== job 8536 ==
## uart_rx
module uart_rx
  #(parameter CLKS_PER_BIT = 104)
  (
   input        i_Clock,
   input        i_Rst,
   input        i_Rx_Serial,
   output reg [15:0] o_Rx_Byte,
  output reg square_wave,
  output reg pin1,
  output  reg pin2
  );
  parameter s_IDLE         = 3'b000;
  parameter s_RX_START_BIT = 3'b001;
  parameter s_RX_DATA_BITS = 3'b010;
  parameter s_RX_STOP_BIT  = 3'b011;
  parameter s_CLEANUP      = 3'b100;
  reg  [7:0] data_check;
  reg [7:0] first_8bit;
  reg [7:0] second_8bit;
  reg           r_Rx_Data_R;
  reg           r_Rx_Data;
  reg [15:0]     r_Clock_Count;
  reg [4:0]     r_Bit_Index;  
  reg [15:0]     r_Rx_Byte;
  reg [2:0]     r_SM_Main;
wire [60:0] distZ = 61'hFFFFFFFFFFFFFF;
reg [23:0] counter;
reg toggle;
reg toggle_n;
wire [23:0] store;
wire [15:0] distA;
reg [15:0] distB;
reg stop;
reg [15:0] rpm;
assign distA =40*distZ;
assign store = (rpm == 16'd0) ? 24'hFFFFFF : (18 * 100000)/ rpm;
  always @(posedge i_Clock)
    begin
    if (i_Rst)
    begin
      r_Rx_Data_R <= 1'b1;
      r_Rx_Data   <= 1'b1;
      o_Rx_Byte   <= 16'd0;
      rpm         <= 16'd0;
      counter     <= 24'd0;
      toggle      <= 1'b1;
      distB       <= 16'd0;
      stop        <= 1'b0;
      square_wave <= 1'b1;
      pin1        <= 1'b0;
      pin2        <= 1'b0;
    end
    else
    begin
      r_Rx_Data_R <= i_Rx_Serial;
      r_Rx_Data   <= i_Rx_Serial;
     o_Rx_Byte[15:8] <= second_8bit;
     o_Rx_Byte[7:0] <= first_8bit;
     rpm <= {second_8bit, first_8bit};
toggle_n = toggle;
if (stop==0)
begin
counter <= counter + 1;
if (counter >= store )
begin
toggle_n = ~toggle;
toggle <= toggle_n;
counter<=0;
if (second_8bit[7] == 0)
begin
pin1 <= 0;
pin2 <= 1;
end
else
begin
pin1 <= 1;
pin2 <= 0;
end
if (toggle_n==0)
begin
distB <= distB +1;
end
end
if (distB ==distA)
begin
stop <= 1;
end
else
begin
  ...
Size: about 4900 cells after synthesis, ~110 flip-flops, about 22 I/O pins.
Settings: LEC_CHECK=0, ABC_AREA=1, CAP_MARGIN=5, CELL_PAD_IN_SITES_GLOBAL_PLACEMENT=2, CORE_ASPECT_RATIO=1.44, CORE_MARGIN=2, CORE_UTILIZATION=48, CTS_CLUSTER_SIZE=88, GPL_ROUTABILITY_DRIVEN=0, GPL_TIMING_DRIVEN=0, MAX_ROUTING_LAYER=met4, PLACE_DENSITY=0.55, SLEW_MARGIN=10; clock period 123.0 ns.
run.sh (not shown) runs the stock make flow with config.mk's settings and CLKGATE_MAP_FILE=.
In the summary table, job 8536 is marked failed, with error GPL-0301 raised in 3_3_place_gp.
Relative to job 8536, the following input files were edited for job 3134:
==> flow/config.mk <==
export PLATFORM = sky130hd
export DESIGN_NAME = uart_rx
export DESIGN_NICKNAME = uart_rx
export VERILOG_FILES = /design/flow/design.v
export SDC_FILE = /design/flow/constraint.sdc
export NUM_CORES = 4
export LEC_CHECK = 0
export CAP_MARGIN = 20
export CORE_MARGIN = 2
export CORE_UTILIZATION = 45
export SLEW_MARGIN = 20
==> flow/constraint.sdc <==
create_clock -name core_clock -period 52.1 [get_ports {i_Clock}]
set_input_delay 10.4200 -clock core_clock [delete_from_list [all_inputs] [get_ports {i_Clock}]]
set_output_delay 10.4200 -clock core_clock [all_outputs]
set_load 0.01 [all_outputs]
==> comparison <==
- Job 3134 finished all stages; layout check result: FAIL, due to setup timing.
- Sort job 8536 and job 3134 by synthesis area per yosys, descending, and job 3134 comes first.
- Lower standard-cell row count goes to job 3134 over job 8536.
- In the flow results for job 8536 and job 3134, the area after synthesis is smaller on job 8536.
- Between job 8536 and job 3134, the cell count after synthesis is higher for job 8536.
- What job 3134 reported for count of instantiated cells in the yosys netlist has to be multiplied by 1.14 to get the figure for job 8536.
Setup changes, job 3134 to job 8567
-- flow/config.mk --
<<< job 3134, line 8
export CAP_MARGIN = 20
export CORE_MARGIN = 2
export CORE_UTILIZATION = 45
export SLEW_MARGIN = 20
>>> job 8567, line 8
export CAP_MARGIN = 20
export CORE_ASPECT_RATIO = 1.2
export CORE_MARGIN = 2
export CORE_UTILIZATION = 72
export SLEW_MARGIN = 20
==> flow/constraint.sdc <==
create_clock -name core_clock -period 100.0 [get_ports {i_Clock}]
set_input_delay 20.0000 -clock core_clock [delete_from_list [all_inputs] [get_ports {i_Clock}]]
set_output_delay 20.0000 -clock core_clock [all_outputs]
set_load 0.01 [all_outputs]
[summary]
Job 8567 | status: complete | timing, DRC, antenna: pass. Job 8567: met1 usage in global routing 9.4 points above job 3134. Job 8567 against job 3134: global-route usage climbed 8.4 points; logic share of the area climbed 24 points; sequential share of cell area climbed 2.6 points.
## Diff of input files: job 1937 against job 8567
-- flow/config.mk --
<<< job 8567, line 8
export CAP_MARGIN = 20
export CORE_ASPECT_RATIO = 1.2
export CORE_MARGIN = 2
export CORE_UTILIZATION = 72
export SLEW_MARGIN = 20
>>> job 1937, line 8
export CAP_MARGIN = 20
export CORE_ASPECT_RATIO = 0.5
export CORE_MARGIN = 2
export CORE_UTILIZATION = 39
export CTS_CLUSTER_DIAMETER = 96
export CTS_CLUSTER_SIZE = 98
export GPL_TIMING_DRIVEN = 0
export SLEW_MARGIN = 20
export TNS_END_PERCENT = 5
## What came out
Comparing global-route usage for job 1937 and job 8567, the smaller number came from job 1937.
The arrival time of the worst setup path number comes out higher for job 1937 vs job 8567.
Cmp job 1937 and job 8567 / final period demand of the worst path / lower: job 8567
The flow did not stop early for job 1937: all stages ran, and the layout cleared the timing, DRC and antenna checks.

* * *

uart_rx again, from the RTL that the note above started with.
clock: 62.8 ns
lec_check: 0
abc_area: 1
cap_margin: 20
cell_pad_in_sites_detail_placement: 0
core_aspect_ratio: 1.65
core_margin: 2
core_utilization: 71
cts_cluster_diameter: 242
cts_cluster_size: 78
gpl_routability_driven: 0
gpl_timing_driven: 1
hold_slack_margin: -0.08
max_routing_layer: met4
min_routing_layer: met1
place_density_lb_addon: 0.24
slew_margin: 20
The starting point failed in global routing (5_1_grt) on GRT-0232.
Edit:
- ABC_AREA: 1 -> default
- CELL_PAD_IN_SITES_DETAIL_PLACEMENT: 0 -> default
- CORE_ASPECT_RATIO: 1.65 -> default
- CORE_UTILIZATION: 71 -> 40
- CTS_CLUSTER_DIAMETER: 242 -> default
- CTS_CLUSTER_SIZE: 78 -> default
- GPL_ROUTABILITY_DRIVEN: 0 -> default
- GPL_TIMING_DRIVEN: 1 -> default
- HOLD_SLACK_MARGIN: -0.08 -> default
- MAX_ROUTING_LAYER: met4 -> default
- MIN_ROUTING_LAYER: met1 -> default
- PLACE_DENSITY_LB_ADDON: 0.24 -> default
- clock period: 62.8 -> 100.0 ns (I/O delays scaled with it)
Effect: This time the run finished clean. Die size went up by 81%. Synthesized cell count came out lower by 12%. Synthesized area rose by 3.2%.
Edit:
- CORE_ASPECT_RATIO: default -> 0.5
- CORE_UTILIZATION: 40 -> 61
- CTS_CLUSTER_DIAMETER: default -> 96
- CTS_CLUSTER_SIZE: default -> 98
- PLACE_DENSITY: default -> 0.43
- TNS_END_PERCENT: default -> 95
Outcome: Fmax came out lower slightly; hold slack gains 0.0050 ns; design area came out lower slightly; setup slack loses 0.63 ns; sequential cell count is unchanged; via count came out higher by a few percent; first-iteration DRC count came out higher by about a fifth; cell count came out lower by a few percent; register-to-register slack loses 0.63 ns; non-clock buffer count came out lower by 5.
Edit:
- CORE_UTILIZATION: 61 -> 39
- GPL_ROUTABILITY_DRIVEN: default -> 0
- GPL_TIMING_DRIVEN: default -> 0
Synthesized cell count does not change. Sequential cell count stays the same. Via count decreases by 1.9%. Worst hold slack gains 0.0065 ns. Register-to-register slack is worse by 1.1 ns.

* * *

Starting RTL as in the previous note.
clock: 60.3 ns
lec_check: 0
abc_area: 1
cap_margin: 20
core_margin: 2
core_utilization: 72
cts_cluster_diameter: 230
cts_cluster_size: 64
place_density_lb_addon: 0.2
slew_margin: 20
The starting point did not get past global routing on GRT-0232.
Change:
Settings changed: CTS_CLUSTER_DIAMETER 230 to default, CTS_CLUSTER_SIZE 64 to default.
Clock period 60.3 ns to 76.2 ns, I/O delays scaled along.
Result: This time the run completed with no timing, DRC or antenna violations. Synthesized area is unchanged. Synthesized cell count does not change. Die area stays the same.
Change:
Settings changed: CTS_CLUSTER_DIAMETER from default to 380, CTS_CLUSTER_SIZE from default to 22, MAX_ROUTING_LAYER from default to met4.
Clock period 76.2 ns to 60.4 ns, I/O delays scaled along.
Result:
- With this change the flow did not get past global routing on GRT-0232
- die area is unchanged
- area after synthesis does not change
- synthesized cell count does not change
Change:
Settings changed: ABC_AREA 1 to default, CORE_UTILIZATION 72 to 70, CTS_CLUSTER_DIAMETER 380 to default, CTS_CLUSTER_SIZE 22 to default, MAX_ROUTING_LAYER met4 to default, PLACE_DENSITY_LB_ADDON 0.2 to default.
Clock period 60.4 ns to 93.8 ns, I/O delays scaled along.
After rerunning: This time the run ran to the end with no violations; die size rises by 6.0%; synthesized cell count came out lower by about 12%; synthesized area climbs by 3.2%.
Change:
Settings changed: CORE_UTILIZATION 70 to 58.
Clock period 93.8 ns to 52.1 ns, I/O delays scaled along.
With this change the flow failed in global routing, error GRT-0116.
Die area is higher by 20%.
Synthesized area does not change.
Synthesized cell count does not change.

* * *

## garnet
Starting RTL as in the previous note.
==> flow/config.mk <==
export PLATFORM = sky130hd
export DESIGN_NAME = uart_rx
export DESIGN_NICKNAME = uart_rx
export VERILOG_FILES = /design/flow/design.v
export SDC_FILE = /design/flow/constraint.sdc
export NUM_CORES = 4
export LEC_CHECK = 0
export ABC_AREA = 1
export CAP_MARGIN = 0
export CORE_MARGIN = 2
export CORE_UTILIZATION = 72
export CTS_CLUSTER_SIZE = 15
export GPL_ROUTABILITY_DRIVEN = 0
export PLACE_DENSITY_LB_ADDON = 0.01
export SETUP_SLACK_MARGIN = -0.35
export SLEW_MARGIN = 20
==> flow/constraint.sdc <==
create_clock -name core_clock -period 13.3 [get_ports {i_Clock}]
set_input_delay 2.6600 -clock core_clock [delete_from_list [all_inputs] [get_ports {i_Clock}]]
set_output_delay 2.6600 -clock core_clock [all_outputs]
set_load 0.01 [all_outputs]
garnet never completed; the flow aborted with a tool error in detailed placement.
Here is what was changed in the inputs of violet compared with garnet.
- a deleted SETUP_SLACK_MARGIN that had been -0.35
- a deleted GPL_ROUTABILITY_DRIVEN that had been 0
- a deleted PLACE_DENSITY_LB_ADDON that had been 0.01
- a change of CTS_CLUSTER_SIZE from 15 to 99
- a change of CAP_MARGIN from 0 to 20
- a change of the clock period (ns, I/O delays scaled along) from 13.3 to 100.0
- Area of the placeable core across violet and garnet: no real change.
- I/O pin count: garnet vs violet identical
- violet against garnet: sequential share of the synthesized area level, area fraction in compound gates level.
- Summary of garnet and violet: one run falls short of a clean finish, namely garnet.
- Tally of buffers added on design ports: garnet vs violet identical
- Comparing violet against garnet, there is no change at all in arithmetic-cell share of the synthesized area counting full adders, half adders and majority gates.
Modified inputs, fjord compared to violet
- an added GPL_ROUTABILITY_DRIVEN of 0
- a change of CORE_UTILIZATION from 72 to 54
- a deleted CTS_CLUSTER_SIZE that had been 99
- an added CORE_ASPECT_RATIO of 0.5
- a deleted ABC_AREA that had been 1
==> results <==
The run with more setup slack is violet; fjord has less.
Diff violet -> fjord: die size picked up an extra about 37%, synthesized cell count decreased 603, count of inverters other than clock inverters in the layout now sits lower.
Synthesized-area fraction occupied by ao, oa, aoi and oai cells in fjord is 10 points higher than in violet
Sequential share of layout area down 0.36 points in fjord wrt violet
Final cell area: fjord above violet
In the tables for violet and fjord, net count reported at finish reads higher with violet.
Of the two values seen for launch point of the worst path, o_Rx_Byte[1] was produced by violet and o_Rx_Byte[7] by fjord.
Relative to fjord, the following input files were edited for harbor:
- changing CAP_MARGIN from 20 to 35
- setting TNS_END_PERCENT to 5 for the first time
- setting CTS_CLUSTER_SIZE to 32 for the first time
- setting CTS_CLUSTER_DIAMETER to 96 for the first time
[summary]
- Diff harbor..fjord | sequential share of layout area | negligible
- For harbor, the master of the slowest instance on the critical path was sky130_fd_sc_hd__a2111oi_1, unlike fjord, where it was sky130_fd_sc_hd__a211oi_1.
- Taking fjord as the reference, in harbor portion of the clock cycle consumed by the worst path in the final layout barely changed; post-synthesis cell area barely changed; shortest clock period the worst path allows after layout climbed 0.046 ns; hold slack barely changed.
- Between harbor and fjord, the wire length of the first global-routing pass figures differ only marginally.
